## Module_Wrapper
module Module_Wrapper (
    input logic ACLK,
    input logic ARESETN,
    input  logic [31:0] AWADDR,
    input  logic AWVALID,
    output logic AWREADY,
    input  logic [31:0] WDATA,
    input  logic WVALID,
    output logic WREADY,
    output logic [1:0] BRESP,
    output logic BVALID,
    input  logic BREADY,
    output logic [1:0] SS,
    output logic MOSI,
    output logic SCLK,
    input  logic MISO
);
For scale: ~900 flip-flops, roughly 79 I/O pins, about 0.035 mm2 of cells after synthesis.
==> flow/config.mk <==
export PLATFORM = sky130hd
export DESIGN_NAME = Module_Wrapper
export DESIGN_NICKNAME = Module_Wrapper
export VERILOG_FILES = /design/flow/design.v
export SDC_FILE = /design/flow/constraint.sdc
export NUM_CORES = 4
export LEC_CHECK = 0
export ABC_AREA = 1
export CAP_MARGIN = 20
export CORE_MARGIN = 2
export CORE_UTILIZATION = 70
export PLACE_DENSITY_LB_ADDON = 0.23
export SETUP_SLACK_MARGIN = 0.7
export SLEW_MARGIN = 20
==> flow/constraint.sdc <==
create_clock -name core_clock -period 2.35 [get_ports {ACLK}]
set_input_delay 0.4700 -clock core_clock [delete_from_list [all_inputs] [get_ports {ACLK}]]
set_output_delay 0.4700 -clock core_clock [all_outputs]
set_load 0.01 [all_outputs]
run.sh (not shown) runs the stock make flow with config.mk's settings and CLKGATE_MAP_FILE=.
The baseline completed, yet does not pass: negative setup slack.
Next try:
ABC_AREA = not set   (was 1)
PLACE_DENSITY_LB_ADDON = not set   (was 0.23)
SETUP_SLACK_MARGIN = 0.71   (was 0.7)
clock period = 2.73 ns   (was 2.35 ns; I/O delays follow)
With this change the flow finished clean.
Clock skew is about the same.
Area after synthesis came out lower by 2.5%.
Die area came out lower by 2.4%.
Sequential cell count is unchanged.
Total power goes down by 16%.
Core utilization goes down by 6.0 points.
Setup slack improves by 770 ps.
Final area decreases by 8.9%.
Wire length falls by about 40%.
Clock-buffer cell count climbs by 4.
Next try:
ABC_AREA = 1   (was not set)
SETUP_SLACK_MARGIN = -0.1   (was 0.71)
clock period = 2.19 ns   (was 2.73 ns; I/O delays follow)
Outcome: This time the run produced a layout that fails on negative setup slack; via count climbs by 19%; synthesized area climbs by 2.5%; wire length drops by 11%; global-route usage drops by 2.1 points.
Next try:
CTS_CLUSTER_SIZE = 17   (was not set)
SETUP_SLACK_MARGIN = 0.55   (was -0.1)
clock period = 2.14 ns   (was 2.19 ns; I/O delays follow)
The new run produced a layout that fails on negative setup slack.
Hold slack degrades by 65 ps.
Via count came out higher by roughly a tenth.
Final cell count came out higher by a few percent.
Global-route usage came out higher by 3.2 points.
Non-clock buffer count came out higher by 119.
Sequential share of layout area came out lower by 3.3 points.
Count of clock-buffer cells in the layout came out lower by 7.
Clock power hardly moves.
Synthesized cell count is unchanged.
Core utilization came out higher by 4.6 points.
Die size does not change.
Next try:
ABC_AREA = not set   (was 1)
CTS_CLUSTER_SIZE = not set   (was 17)
clock period = 2.18 ns   (was 2.14 ns; I/O delays follow)
The new run finished but failed the layout checks on negative setup slack.
Sequential share of layout area grows by 1.1 points.
Combinational power decreases by 14%.
Utilization came out higher by 0.59 points.
Power went up by 1.6%.
Cell area went down by 1.8%.
Sequential power went down by about 2%.
Routed wire length fell by 4.2%.
Count of clock-buffer cells in the layout shrinks by 19.
Critical path depth fell by 7.
Next try:
CORE_UTILIZATION = 65   (was 70)
SETUP_SLACK_MARGIN = not set   (was 0.55)
clock period = 3.56 ns   (was 2.18 ns; I/O delays follow)
Now the flow ran to the end with no violations.
Synthesized cell count does not change.
Utilization went down by 12 points.
Count of clock-buffer cells in the layout is higher by 17.
Design area drops by a little under a tenth.
Worst hold slack gets better by 160 ps.
Global-route usage shrinks by 7.7 points.
Area after synthesis is unchanged.
Total power is lower by well over a third.
Critical path depth goes down by 2.
Setup slack improved by 520 ps.

---

Module_Wrapper again, from the RTL that the note above started with.
Settings: LEC_CHECK=0, ABC_AREA=1, CAP_MARGIN=0, CORE_ASPECT_RATIO=1.42, CORE_MARGIN=2, CORE_UTILIZATION=72, CTS_CLUSTER_DIAMETER=367, CTS_CLUSTER_SIZE=10, PLACE_DENSITY=0.36, SETUP_SLACK_MARGIN=-0.2, SLEW_MARGIN=20; clock period 2.15 ns.
The starting point finished but fails on setup timing.
Change:
CAP_MARGIN = 20   (was 0)
CORE_ASPECT_RATIO = unset   (was 1.42)
CTS_CLUSTER_DIAMETER = unset   (was 367)
CTS_CLUSTER_SIZE = unset   (was 10)
PLACE_DENSITY = 0.4   (was 0.36)
SETUP_SLACK_MARGIN = -0.34   (was -0.2)
clock period = 6.81 ns   (was 2.15 ns; I/O delays follow)
With this change the flow finished with timing, DRC and antenna clean. Routed wire length drops by 4.3%. Global-route usage decreases by 1.6 points. Core utilization shrinks by 2.7 points.
Power and IR drop assume default switching activity.
